// Benes_8p
module Benes_8p (input wire [2:0] mp0, mp1, mp2, mp3, mp4, mp5, mp6, mp7,
    input clk,
    output reg [19:0] state
);
For scale: about 280 flip-flops, roughly 45 I/O pins, about 0.011 sq mm of cells after synthesis.
clock: 1.81 ns
lec_check: 0
abc_area: 1
cap_margin: 20
core_margin: 2
core_utilization: 72
cts_cluster_diameter: 27
cts_cluster_size: 34
max_routing_layer: met4
place_density_lb_addon: 0.29
setup_slack_margin: -0.09
slew_margin: 20
run.sh (not shown) runs the stock make flow with config.mk's settings and CLKGATE_MAP_FILE=.
The starting point aborted during global routing.
Rerun with:
Settings changed: ABC_AREA 1 to unset, CORE_UTILIZATION 72 to 40, CTS_CLUSTER_DIAMETER 27 to unset, CTS_CLUSTER_SIZE 34 to unset, MAX_ROUTING_LAYER met4 to unset, PLACE_DENSITY_LB_ADDON 0.29 to unset, SETUP_SLACK_MARGIN -0.09 to unset.
Clock period 1.81 ns to 2.5 ns, I/O delays scaled along.
This time the run finished with timing, DRC and antenna clean.
Die area went up by 84%.
Area after synthesis went up by 4.2%.
Synthesized cell count went down by 16%.
Rerun with:
Settings changed: CORE_UTILIZATION 40 to 70, CTS_CLUSTER_SIZE set to 33, HOLD_SLACK_MARGIN set to 0.26, SETUP_SLACK_MARGIN set to -0.16.
Clock period 2.5 ns to 1.72 ns, I/O delays scaled along.
The new run aborted during global routing with GRT-0232.
Area after synthesis is unchanged.
Synthesized cell count does not change.
Die area came out lower by 42%.
Rerun with:
Settings changed: CORE_UTILIZATION 70 to 58, CTS_CLUSTER_SIZE 33 to unset, HOLD_SLACK_MARGIN 0.26 to unset, SETUP_SLACK_MARGIN -0.16 to unset.
Clock period 1.72 ns to 1.32 ns, I/O delays scaled along.
Result: With this change the flow completed and failed the layout checks on setup timing; synthesized cell count is unchanged; synthesized area stays the same; die area went up by 20%.
Rerun with:
Settings changed: CORE_UTILIZATION 58 to 40, SETUP_SLACK_MARGIN set to -0.13.
Clock period 1.32 ns to 2.33 ns, I/O delays scaled along.
With this change the flow passed the timing, DRC and antenna checks.
Count of clock-buffer cells in the layout shrinks by 6.
Fmax shrinks by 6.4%.
Area after synthesis does not change.
Power shrinks by 51%.
Wire length shrinks by 27%.
Worst setup slack improves by 0.87 ns.
Worst hold slack improves by 0.32 ns.
Register-to-register slack improves by 0.87 ns.
Final area shrinks by 20%.
Cell count shrinks by 10%.

========
Benes_8p again, from the RTL that the note above started with.
make LEC_CHECK=0 CAP_MARGIN=20 CELL_PAD_IN_SITES_DETAIL_PLACEMENT=1 CORE_MARGIN=2 CORE_UTILIZATION=40 CTS_CLUSTER_DIAMETER=35 CTS_CLUSTER_SIZE=77 GPL_ROUTABILITY_DRIVEN=1 GPL_TIMING_DRIVEN=0 MAX_ROUTING_LAYER=met4 SLEW_MARGIN=20 finish   # period 1.51 ns
The baseline ran to the end with violations: negative setup slack.
Next try:
CELL_PAD_IN_SITES_DETAIL_PLACEMENT = not set   (was 1)
CORE_UTILIZATION = 66   (was 40)
CTS_CLUSTER_DIAMETER = not set   (was 35)
CTS_CLUSTER_SIZE = not set   (was 77)
GPL_ROUTABILITY_DRIVEN = not set   (was 1)
GPL_TIMING_DRIVEN = not set   (was 0)
MAX_ROUTING_LAYER = not set   (was met4)
SETUP_SLACK_MARGIN = 0.51   (was not set)
clock period = 1.84 ns   (was 1.51 ns; I/O delays follow)
Outcome:
- The new run finished but failed the layout checks on negative setup slack
- non-clock buffer count is higher by 50
- routed wire length rises by 19%
- hold slack improved by 0.062 ns
Next try:
CORE_UTILIZATION = 40   (was 66)
SETUP_SLACK_MARGIN = not set   (was 0.51)
clock period = 2.33 ns   (was 1.84 ns; I/O delays follow)
Outcome: This time the run passed the timing, DRC and antenna checks. Setup slack gets better by 0.33 ns. Sequential share of layout area went up by 5.8 points. Combinational power is lower by 55%. Total power falls by 34%. Routed wire length shrinks by 40%. Final cell count came out lower by 2.2%. Via count shrinks by 23%. Hold slack improves by 0.16 ns. Sequential cell count does not change. Cell area falls by 16%. Utilization fell by 45 points.
Next try:
CORE_UTILIZATION = 72   (was 40)
CTS_CLUSTER_DIAMETER = 315   (was not set)
clock period = 0.844 ns   (was 2.33 ns; I/O delays follow)
Now the flow died in clock tree synthesis, error DPL-0038. Die area fell by 44%. Synthesized area stays the same. Synthesized cell count stays the same.
Next try:
ABC_AREA = 1   (was not set)
CTS_CLUSTER_DIAMETER = 203   (was 315)
CTS_CLUSTER_SIZE = 34   (was not set)
MAX_ROUTING_LAYER = met4   (was not set)
PLACE_DENSITY_LB_ADDON = 0.25   (was not set)
clock period = 1.5 ns   (was 0.844 ns; I/O delays follow)
The new run aborted during global routing on GRT-0232.
Synthesized area falls by 4.0%.
Die area falls by 3.9%.
Synthesized cell count rises by 19%.

========
## try-pepper
Starting RTL as in the previous note.
make LEC_CHECK=0 CAP_MARGIN=20 CORE_MARGIN=2 CORE_UTILIZATION=72 CTS_CLUSTER_DIAMETER=28 CTS_CLUSTER_SIZE=31 PLACE_DENSITY=0.37 SETUP_SLACK_MARGIN=0.51 SLEW_MARGIN=20 finish   # period 2.11 ns
try-pepper did not finish; a tool error ended it in 5_1_grt.
The following lists how try-sierra was set up differently from try-pepper:
- a deleted PLACE_DENSITY that had been 0.37
- an added HOLD_SLACK_MARGIN of 0.28
- a deleted CTS_CLUSTER_DIAMETER that had been 28
- a change of the clock period (ns, I/O delays scaled along) from 2.11 to 1.78
==> results <==
Net count entering floorplan came out exactly the same in try-pepper and try-sierra.
try-sierra: number of instances in the placed design is about 6% higher than what try-pepper reported.
From try-pepper to try-sierra, synthesized area did not move at all.
try-pepper → try-sierra: height of the die level; routability-driven placement congestion ratio moved down.
Between try-pepper and try-sierra, the difference in flop and latch count out of synthesis is negligible.
Gate count of the mapped netlist came out exactly the same in try-pepper and try-sierra.
As far as total die area goes, try-pepper and try-sierra are indistinguishable; the numbers are identical.
Relative to try-pepper, cell area after placement increased by 6.9% in try-sierra.
FAIL for each of try-pepper and try-sierra
FAIL try-pepper @ 5_1_grt: tool exited with error
The following lists how try-quartz was set up differently from try-sierra:
- a change of CORE_UTILIZATION from 72 to 60
- a change of SETUP_SLACK_MARGIN from 0.51 to 0.15
- a deleted HOLD_SLACK_MARGIN that had been 0.28
- a deleted CTS_CLUSTER_SIZE that had been 31
- a change of the clock period (ns, I/O delays scaled along) from 1.78 to 0.727
Findings:
Post-placement setup slack was higher in try-sierra than in try-quartz.
I/O pin count came out exactly the same in try-quartz and try-sierra.
Die extent in y on try-quartz is up relative to try-sierra.
As far as compound-cell area share of the yosys netlist goes, try-sierra and try-quartz are indistinguishable; the numbers are identical.
try-quartz never completed; the flow aborted with a tool error in 5_1_grt.
From try-sierra to try-quartz the numbers moved as follows: half-perimeter wire length of the detailed placement result has increased, horizontal die dimension up 9.2%.
### try-quartz -> try-raven
- swapping 60 for 68 in CORE_UTILIZATION
- putting TNS_END_PERCENT at 10 where nothing was set
- putting CORE_ASPECT_RATIO at 1.43 where nothing was set
==> comparison <==
Measured against try-quartz, the core area of try-raven comes out at 0.878 times the reference value. Vertical extent of the die up 12% in try-raven wrt try-quartz. try-raven -> try-quartz: number of enable-type register cells in the synthesized netlist delta 0, exact match. Status: try-raven FAILED at 4_1_cts (tool error). | area of the chip | try-raven vs try-quartz | 0.0022 mm² lower |. try-quartz and try-raven ended up with roughly the same I/O pin count. Between try-quartz and try-raven, the tally of unique sky130hd cells used after synthesis figures differ only marginally. Between try-quartz and try-raven, the synthesized area figures differ only marginally.
No activity file was given, so power comes from the tool's default toggle rates.
